==> v30 <==
Design accel_display, start of the top module:
module accel_display(
	input 		          		clk,         
	input 		          		reset_n,
	input 		     [1:0]		SW,
	input 		          		data_update,
	input 		     [15:0]		data_x,
	input 		     [15:0]		data_y,
	output		     [7:0]		HEX0,
	output		     [7:0]		HEX1,
	output		     [7:0]		HEX2,
	output		     [7:0]		HEX3,
	output		reg  [3:0]		VGA_B,
	output		reg  [3:0]		VGA_G,
	output		reg          	VGA_HS,
	output		reg  [3:0]		VGA_R,
	output		reg          	VGA_VS
);
	wire [32:0] smooth_outx, smooth_outy;
	reg  [9:0] pixel_x1, pixel_x2; 
	wire [9:0] x1, x2;
	reg  [9:0] pixel_y1, pixel_y2;
	wire [9:0] y1, y2;
	reg  [7:0] addr;
	wire [11:0] colors;
	reg  [0:0] en;
	reg  [0:0] en_q;
	reg  [9:0] count;
	wire [9:0]  col, row;
	reg  [3:0]   red, green, blue;
	wire  h_sync, v_sync;
	wire  disp_ena;
	smoothFilter x_axis (.clock(clk), .reset_n(reset_n), .enable(VGA_HS), .select(SW[1:0]), .data_x(data_x), 
	                     .data_update(data_update), .smooth_out(smooth_outx));
	smoothFilter y_axis (.clock(clk), .reset_n(reset_n), .enable(VGA_VS), .select(SW[1:0]), .data_x(data_y), 
	                     .data_update(data_update), .smooth_out(smooth_outy));
	BCDconvert BCD_x (.bin(count), .nothing(1'b0), .sign(HEX3), 
	                  .hunBCD(HEX2), .tenBCD(HEX1), .oneBCD(HEX0));
	always @(posedge clk) begin
		if (disp_ena == 1'b1) begin
			VGA_R <= red;
			VGA_B <= blue;
			VGA_G <= green;
		end else begin
			VGA_R <= 4'd0;
			VGA_B <= 4'd0;
			VGA_G <= 4'd0;
		end
		VGA_HS <= h_sync;
		VGA_VS <= v_sync;
	end
	vga_controller control (.pixel_clk(clk), .reset_n(reset_n), .h_sync (h_sync),
                           .v_sync(v_sync), .disp_ena(disp_ena), .column(col), .row(row));
  ...
Settings: LEC_CHECK=0, ABC_AREA=1, CAP_MARGIN=20, CORE_MARGIN=2, CORE_UTILIZATION=69, CTS_CLUSTER_DIAMETER=59, GPL_ROUTABILITY_DRIVEN=0, GPL_TIMING_DRIVEN=1, MAX_ROUTING_LAYER=met4, PLACE_DENSITY=0.6, SETUP_SLACK_MARGIN=0.77, SLEW_MARGIN=20; clock period 26.9 ns.
run.sh (not shown) runs the stock make flow with config.mk's settings and CLKGATE_MAP_FILE=.
==> v5: changes against v30 <==
==> flow/config.mk (replaced) <==
export PLATFORM = sky130hd
export DESIGN_NAME = accel_display
export DESIGN_NICKNAME = accel_display
export VERILOG_FILES = /design/flow/design.v
export SDC_FILE = /design/flow/constraint.sdc
export NUM_CORES = 4
export LEC_CHECK = 0
export ABC_AREA = 1
export CAP_MARGIN = 20
export CORE_MARGIN = 2
export CORE_UTILIZATION = 70
export CTS_CLUSTER_SIZE = 40
export PLACE_DENSITY = 0.64
export SLEW_MARGIN = 20
==> flow/constraint.sdc (replaced) <==
create_clock -name core_clock -period 9.02 [get_ports {clk}]
set_input_delay 1.8040 -clock core_clock [delete_from_list [all_inputs] [get_ports {clk}]]
set_output_delay 1.8040 -clock core_clock [all_outputs]
set_load 0.01 [all_outputs]
==> v34: changes against v30 <==
==> flow/config.mk (replaced) <==
export PLATFORM = sky130hd
export DESIGN_NAME = accel_display
export DESIGN_NICKNAME = accel_display
export VERILOG_FILES = /design/flow/design.v
export SDC_FILE = /design/flow/constraint.sdc
export NUM_CORES = 4
export LEC_CHECK = 0
export CAP_MARGIN = 20
export CORE_MARGIN = 2
export CORE_UTILIZATION = 40
export PLACE_DENSITY = 0.6
export SLEW_MARGIN = 20
==> flow/constraint.sdc (replaced) <==
create_clock -name core_clock -period 16.2 [get_ports {clk}]
set_input_delay 3.2400 -clock core_clock [delete_from_list [all_inputs] [get_ports {clk}]]
set_output_delay 3.2400 -clock core_clock [all_outputs]
set_load 0.01 [all_outputs]
==> v12: changes against v30 <==
--- a/flow/config.mk
+++ b/flow/config.mk
@@ -9,10 +9,7 @@
 export CAP_MARGIN = 20
 export CORE_MARGIN = 2
 export CORE_UTILIZATION = 69
-export CTS_CLUSTER_DIAMETER = 59
-export GPL_ROUTABILITY_DRIVEN = 0
-export GPL_TIMING_DRIVEN = 1
-export MAX_ROUTING_LAYER = met4
+export CTS_CLUSTER_DIAMETER = 238
+export CTS_CLUSTER_SIZE = 15
 export PLACE_DENSITY = 0.6
-export SETUP_SLACK_MARGIN = 0.77
 export SLEW_MARGIN = 20
==> flow/constraint.sdc (replaced) <==
create_clock -name core_clock -period 9.77 [get_ports {clk}]
set_input_delay 1.9540 -clock core_clock [delete_from_list [all_inputs] [get_ports {clk}]]
set_output_delay 1.9540 -clock core_clock [all_outputs]
set_load 0.01 [all_outputs]
==> results <==
The highest final cell count belongs to v12, the lowest to v34.
In v30 the worst hold slack is lower than in v12, by 0.0073 ns.
Core utilization: v34 < v30 < v12.
Setup slack: v30 > v34 > v12.
v30 completed with no timing, DRC or antenna violations. v34 went through all stages and came out clean. v12 completed and failed the layout checks on setup timing. v5 aborted during global routing (5_1_grt).
Area after synthesis is the same in v30 and v12.
Of v12 and v30, v12 has the higher routed wire length (gap about 15%, measured against v30).
==> figures <==
metric	v34	v30	v12	v5
Area of the multi-input gates	0.0216 mm^2	0.0209 mm^2	0.0224 mm^2	-
TritonCTS buffer count	60	58	41	55
Aggregate routed wire length	66600 um	71700 um	82300 um	-
Worst slew margin relative to its limit	0.275	0.296	0.209	-
Total count of hold-check failures in the final report	0	0	0	-
Buffers and inverters on the worst path	5	15	14	-
Number of fill cells in the layout	8390	3999	3279	-
Worst setup slack for register-to-register paths	3.31 ns	14.98 ns	-0.52 ns	-
Crit path kind	flop to output port	flop to output port	flop to flop	-
Dpl cell area	0.0362 mm^2	0.0357 mm^2	0.0379 mm^2	0.0390 mm^2
Measured slew at the worst slew-check pin	1.09 ns	1.06 ns	1.19 ns	-
Result of the run	timing/DRC/antenna clean	timing/DRC/antenna clean	complete, but fails checks	did not finish
Failing step	-	-	-	global routing (5_1_grt)
Violated checks	-	-	setup timing	-
Count of multi-input combinational gates	2455	3104	3104	-


==> try-delta <==
accel_display again, from the RTL that the note above started with.
// accel_display
module accel_display(
	input 		          		clk,         
	input 		          		reset_n,
	input 		     [1:0]		SW,
	input 		          		data_update,
	input 		     [15:0]		data_x,
	input 		     [15:0]		data_y,
	output		     [7:0]		HEX0,
	output		     [7:0]		HEX1,
	output		     [7:0]		HEX2,
	output		     [7:0]		HEX3,
	output		reg  [3:0]		VGA_B,
	output		reg  [3:0]		VGA_G,
	output		reg          	VGA_HS,
	output		reg  [3:0]		VGA_R,
	output		reg          	VGA_VS
);
==> flow/config.mk <==
export PLATFORM = sky130hd
export DESIGN_NAME = accel_display
export DESIGN_NICKNAME = accel_display
export VERILOG_FILES = /design/flow/design.v
export SDC_FILE = /design/flow/constraint.sdc
export NUM_CORES = 4
export LEC_CHECK = 0
export ABC_AREA = 1
export CAP_MARGIN = 20
export CORE_MARGIN = 2
export CORE_UTILIZATION = 71
export CTS_CLUSTER_DIAMETER = 238
export CTS_CLUSTER_SIZE = 15
export HOLD_SLACK_MARGIN = 0.29
export PLACE_DENSITY = 0.6
export SLEW_MARGIN = 20
==> flow/constraint.sdc <==
create_clock -name core_clock -period 9.77 [get_ports {clk}]
set_input_delay 1.9540 -clock core_clock [delete_from_list [all_inputs] [get_ports {clk}]]
set_output_delay 1.9540 -clock core_clock [all_outputs]
set_load 0.01 [all_outputs]
==> try-yarrow: changes against try-delta <==
Settings changed: CORE_UTILIZATION 71 to 70, CTS_CLUSTER_DIAMETER 238 to not set, CTS_CLUSTER_SIZE 15 to 40, HOLD_SLACK_MARGIN 0.29 to not set, PLACE_DENSITY 0.6 to not set, PLACE_DENSITY_LB_ADDON set to 0.09, SETUP_SLACK_MARGIN set to 2.64.
==> flow/constraint.sdc (replaced) <==
create_clock -name core_clock -period 9.04 [get_ports {clk}]
set_input_delay 1.8080 -clock core_clock [delete_from_list [all_inputs] [get_ports {clk}]]
set_output_delay 1.8080 -clock core_clock [all_outputs]
set_load 0.01 [all_outputs]
==> try-raven: changes against try-delta <==
Settings changed: ABC_AREA 1 to not set, CORE_UTILIZATION 71 to 68, CTS_CLUSTER_DIAMETER 238 to not set, CTS_CLUSTER_SIZE 15 to 41, HOLD_SLACK_MARGIN 0.29 to not set, PLACE_DENSITY 0.6 to not set, SETUP_SLACK_MARGIN set to 3.08.
==> flow/constraint.sdc (replaced) <==
create_clock -name core_clock -period 13.1 [get_ports {clk}]
set_input_delay 2.6200 -clock core_clock [delete_from_list [all_inputs] [get_ports {clk}]]
set_output_delay 2.6200 -clock core_clock [all_outputs]
set_load 0.01 [all_outputs]
==> summary of the runs <==
- try-yarrow failed in global routing (5_1_grt), error GRT-0232. try-raven ran to the end with no violations. try-delta completed, yet does not pass: setup timing.
- Between try-raven and try-delta, the lower setup slack is in try-delta (gap 1900 ps).
- Against try-raven, the via count of try-delta is larger by about 20%.
- Of try-raven and try-yarrow, try-yarrow has the higher synthesized area (gap 0.90%, measured against try-yarrow).
- Between try-delta and try-raven, the lower sequential share of layout area is in try-delta (gap 0.22 points).
- Sequential cell count is the same in try-delta and try-raven.
- Between try-raven and try-delta, the lower routed wire length is in try-raven (gap about 6%, measured against try-delta).
- Between try-delta and try-raven, the lower first-iteration DRC count is in try-raven (gap 85%, measured against try-raven).
- Of try-delta and try-raven, try-delta has the higher core utilization (gap 2.9 points).
- Design area: try-raven is lower than try-delta (about 0.7%).
- Of try-raven and try-delta, try-delta has the higher clock skew (gap 8.5 ps).
==> figures <==
	try-delta	try-yarrow	try-raven
Result of the run	finished with violations	stopped before the end	timing/DRC/antenna clean
Failing step	-	global routing (5_1_grt)	-
Layout check failures	setup timing	-	-
Worst-path fanout max	5	-	5
Area reported by Yosys stat	34900 sq um	34900 sq um	34600 sq um
Worst clock skew	28.5 ps	-	20.0 ps
Hold Path Origin	control.v_sync	-	control.h_sync
End point of the critical path	memory.data_out[9]	-	HEX1[6]
Post-CTS sizing	218	408	327
Worst Hold Class	flop to flop	-	flop to flop
Flop Count	531	-	531
Placer congestion estimate	0.916	0.898	0.892
Number of standard cells after synthesis	4489	4489	3595
Avg Inst Size Synth	7.77 sq um	7.77 sq um	9.62 sq um
CTS clk-pin slew, worst paths	80 ps	-	70 ps
Dominant kind of cell	combinational gates	-	combinational gates
DP Area	37900 sq um	39300 sq um	36100 sq um
Final core occ	84.3%	-	81.4%
FF-to-FF Start	y_axis.shiftreg[17]	-	y_axis.shiftreg[0]
Vias per cell	5.50	-	5.66


==> inputs of 03-21 <==
accel_display again, from the RTL that the note above started with.
export LEC_CHECK = 0
export ABC_AREA = 0
export CAP_MARGIN = 20
export CELL_PAD_IN_SITES_GLOBAL_PLACEMENT = 2
export CORE_MARGIN = 10
export CORE_UTILIZATION = 69
export CTS_CLUSTER_DIAMETER = 59
export CTS_CLUSTER_SIZE = 16
export GPL_ROUTABILITY_DRIVEN = 1
export GPL_TIMING_DRIVEN = 0
export MAX_ROUTING_LAYER = met5
export PLACE_DENSITY_LB_ADDON = 0.05
export SETUP_SLACK_MARGIN = 0.77
export SLEW_MARGIN = 20
export TNS_END_PERCENT = 60
create_clock -name core_clock -period 26.9 [get_ports {clk}]
==> 08-25: changes against 03-21 <==
==> flow/config.mk (replaced) <==
export PLATFORM = sky130hd
export DESIGN_NAME = accel_display
export DESIGN_NICKNAME = accel_display
export VERILOG_FILES = /design/flow/design.v
export SDC_FILE = /design/flow/constraint.sdc
export NUM_CORES = 4
export LEC_CHECK = 0
export CAP_MARGIN = 20
export CORE_MARGIN = 2
export CORE_UTILIZATION = 35
export PLACE_DENSITY = 0.6
export SLEW_MARGIN = 20
==> flow/constraint.sdc (replaced) <==
create_clock -name core_clock -period 24.7 [get_ports {clk}]
set_input_delay 4.9400 -clock core_clock [delete_from_list [all_inputs] [get_ports {clk}]]
set_output_delay 4.9400 -clock core_clock [all_outputs]
set_load 0.01 [all_outputs]
==> 12-27: changes against 03-21 <==
==> flow/config.mk (replaced) <==
export PLATFORM = sky130hd
export DESIGN_NAME = accel_display
export DESIGN_NICKNAME = accel_display
export VERILOG_FILES = /design/flow/design.v
export SDC_FILE = /design/flow/constraint.sdc
export NUM_CORES = 4
export LEC_CHECK = 0
export ABC_AREA = 1
export CAP_MARGIN = 20
export CORE_MARGIN = 2
export CORE_UTILIZATION = 72
export CTS_CLUSTER_SIZE = 40
export SETUP_SLACK_MARGIN = -0.7
export SLEW_MARGIN = 20
==> flow/constraint.sdc (replaced) <==
create_clock -name core_clock -period 9.02 [get_ports {clk}]
set_input_delay 1.8040 -clock core_clock [delete_from_list [all_inputs] [get_ports {clk}]]
set_output_delay 1.8040 -clock core_clock [all_outputs]
set_load 0.01 [all_outputs]
==> results.yml <==
# flow metrics
logic_synthesis:
  netlist_instances: 3595
  netlist.area_leader.share_pct: 30.7
  synth-xor-area-share_pct: 4.63
  common_cells: "nor2_1 (576), dfxtp_1 (531), mux2i_1 (473)"
  synth_seq_share_pct: 30.7
  yosys.area_share.aoi_pct: 8.24
  synthesis.area_um2: 34600
status:
  stop_stage: "3_1_place_gp_skip_io"
  stop_error: "[ERROR FLW-0024] Place density exceeds 1.0 (current PLACE_DENSITY_LB_ADDON =  0.05). Please check if the value of  PLACE_DENSITY_LB_ADDON is between 0 and 0.99."
  status: "did not finish"
floorplan:
  fp-row-count: 81
  die_h_um: 244
  core_area_um2: 49300
Source of the figures above: 03-21

==> results.yml <==
# generated from flow reports
final_timing:
  worst_slack_ps: -1680
  setup_viol: 39
final_layout:
  largest_cell_class: "multi-input combinational cells"
  final_util_pct: 90.0
  comb_share_pct: 52.3
logic_synthesis:
  netlist.area_leader.share_pct: 30.5
  common_cells: "nor2_1 (819), inv_1 (647), dfxtp_1 (531)"
  synth_seq_share_pct: 30.5
  synthesis.area_um2: 34900
  yosys.area_share.aoi_pct: 13.0
  netlist_instances: 4489
  synth-xor-area-share_pct: 2.96
status:
  status: "finished with violations"
  violations: "setup timing"
floorplan:
  die_h_um: 224
  fp-row-count: 80
Source of the figures above: 12-27

==> results.yml <==
# generated from flow reports
clocking:
  cts_buffer_depth: 3
floorplan:
  fp-row-count: 115
  die_h_um: 318
  core_area_um2: 98100
logic_synthesis:
  synth-xor-area-share_pct: 4.63
  synth_seq_share_pct: 30.7
  yosys.area_share.aoi_pct: 8.24
  common_cells: "nor2_1 (576), dfxtp_1 (531), mux2i_1 (473)"
  netlist_instances: 3595
status:
  status: "finished clean"
final_layout:
  largest_cell_class: "multi-input combinational cells"
detailed_routing:
  wl_mm: 66.7
  drtPass1Iterations: 5
  routed-via-count: 23300
min_path:
  hold_start: "control.v_sync$_SDFF_PN1_"
Source of the figures above: 08-25



==> inputs of quartz <==
accel_display again, from the RTL that the note above started with.
clock: 9.27 ns
lec_check: 0
abc_area: 1
cap_margin: 20
core_margin: 2
core_utilization: 72
cts_cluster_diameter: 221
cts_cluster_size: 14
gpl_routability_driven: 1
place_density_lb_addon: 0.04
setup_slack_margin: -0.91
slew_margin: 10
tns_end_percent: 5
==> indigo (differences from quartz) <==
==> flow/config.mk (replaced) <==
export PLATFORM = sky130hd
export DESIGN_NAME = accel_display
export DESIGN_NICKNAME = accel_display
export VERILOG_FILES = /design/flow/design.v
export SDC_FILE = /design/flow/constraint.sdc
export NUM_CORES = 4
export LEC_CHECK = 0
export CAP_MARGIN = 20
export CORE_MARGIN = 2
export CORE_UTILIZATION = 61
export SETUP_SLACK_MARGIN = 3.63
export SLEW_MARGIN = 20
==> flow/constraint.sdc (replaced) <==
create_clock -name core_clock -period 13.1 [get_ports {clk}]
set_input_delay 2.6200 -clock core_clock [delete_from_list [all_inputs] [get_ports {clk}]]
set_output_delay 2.6200 -clock core_clock [all_outputs]
set_load 0.01 [all_outputs]
==> nickel (differences from quartz) <==
==> flow/config.mk (replaced) <==
export PLATFORM = sky130hd
export DESIGN_NAME = accel_display
export DESIGN_NICKNAME = accel_display
export VERILOG_FILES = /design/flow/design.v
export SDC_FILE = /design/flow/constraint.sdc
export NUM_CORES = 4
export LEC_CHECK = 0
export CAP_MARGIN = 20
export CORE_MARGIN = 2
export CORE_UTILIZATION = 70
export CTS_CLUSTER_DIAMETER = 221
export CTS_CLUSTER_SIZE = 14
export GPL_ROUTABILITY_DRIVEN = 1
export PLACE_DENSITY = 0.59
export SETUP_SLACK_MARGIN = 1.17
export SLEW_MARGIN = 10
export TNS_END_PERCENT = 95
==> flow/constraint.sdc (replaced) <==
create_clock -name core_clock -period 10.9 [get_ports {clk}]
set_input_delay 2.1800 -clock core_clock [delete_from_list [all_inputs] [get_ports {clk}]]
set_output_delay 2.1800 -clock core_clock [all_outputs]
set_load 0.01 [all_outputs]
==> lagoon (differences from quartz) <==
==> flow/config.mk (replaced) <==
export PLATFORM = sky130hd
export DESIGN_NAME = accel_display
export DESIGN_NICKNAME = accel_display
export VERILOG_FILES = /design/flow/design.v
export SDC_FILE = /design/flow/constraint.sdc
export NUM_CORES = 4
export LEC_CHECK = 0
export ABC_AREA = 1
export CAP_MARGIN = 20
export CORE_MARGIN = 2
export CORE_UTILIZATION = 72
export CTS_CLUSTER_DIAMETER = 381
export CTS_CLUSTER_SIZE = 100
export PLACE_DENSITY = 0.39
export SETUP_SLACK_MARGIN = 1.05
export SLEW_MARGIN = 20
==> flow/constraint.sdc (replaced) <==
create_clock -name core_clock -period 9.55 [get_ports {clk}]
set_input_delay 1.9100 -clock core_clock [delete_from_list [all_inputs] [get_ports {clk}]]
set_output_delay 1.9100 -clock core_clock [all_outputs]
set_load 0.01 [all_outputs]
==> README.md <==
| Result | Value |
| --- | --- |
| Error | [ERROR GRT-0116] Global routing finished with congestion. Check the congestion regions in the DRC Viewer. |
| XOR-XNOR Cells, Area Fraction | 2.96% |
| # Post-CTS Setup Buffers | 185 |
| Outcome | stopped before the end |
| Stage at which the flow ended | 5_1_grt |
| Synthesized-area fraction occupied by adder cells | 23.3% |
| Met2 usage | 70.9% |
| Number of instances in the placed design | 5246 |
That was lagoon.
==> README.md <==
| Result | Value |
| --- | --- |
| Die Footprint | 58600 um2 |
| Outcome | timing/DRC/antenna clean |
| XOR-XNOR Cells, Area Fraction | 4.63% |
| Number of instances in the placed design | 4290 |
| Worst min-delay path endpoint | VGA_VS |
| Clock Skew | 0.0212 ns |
| Number of max-cap violations | 0 |
| Area of the core | 56200 um2 |
| Reg-to-reg critical path endpoint | memory.data_out[9] |
| Met2 usage | 47.8% |
| # Post-CTS Setup Buffers | 155 |
| Synthesized-area fraction occupied by adder cells | 23.5% |
That was indigo.
==> README.md <==
| Result | Value |
| --- | --- |
| Met2 usage | 57.5% |
| Post-Place Setup Slack | -0.393 ns |
| Setup crit end kind | output port |
| Outcome | complete, but fails checks |
| # Post-CTS Setup Buffers | 108 |
| XOR-XNOR Cells, Area Fraction | 4.63% |
| Final setup viols | 21 |
| Fraction of synthesized cell area taken by the top area cell type | 30.7% |
| Blocking Checks | setup timing |
| Number of instances in the placed design | 4318 |
| Clock tree from TritonCTS | built |
| Cell area after synthesis | 34600 um2 |
| Worst setup margin | -0.765 ns |
| Synthesized-area fraction occupied by adder cells | 23.5% |
| Global-route wire length before repair | 130000 um |
That was nickel.
==> README.md <==
| Result | Value |
| --- | --- |
| # fillers | 2956 |
| Outcome | complete, but fails checks |
| Share of the cycle needed by the critical path after routing | 113% |
| Synthesized-area fraction occupied by adder cells | 23.3% |
| Blocking Checks | setup timing |
| Largest combinational cell category by area | adder cells |
| # Post-CTS Setup Buffers | 13 |
| Final setup viols | 39 |
| Number of instances in the placed design | 5401 |
| Met2 usage | 55.5% |
| Worst setup margin | -1.21 ns |
That was quartz.
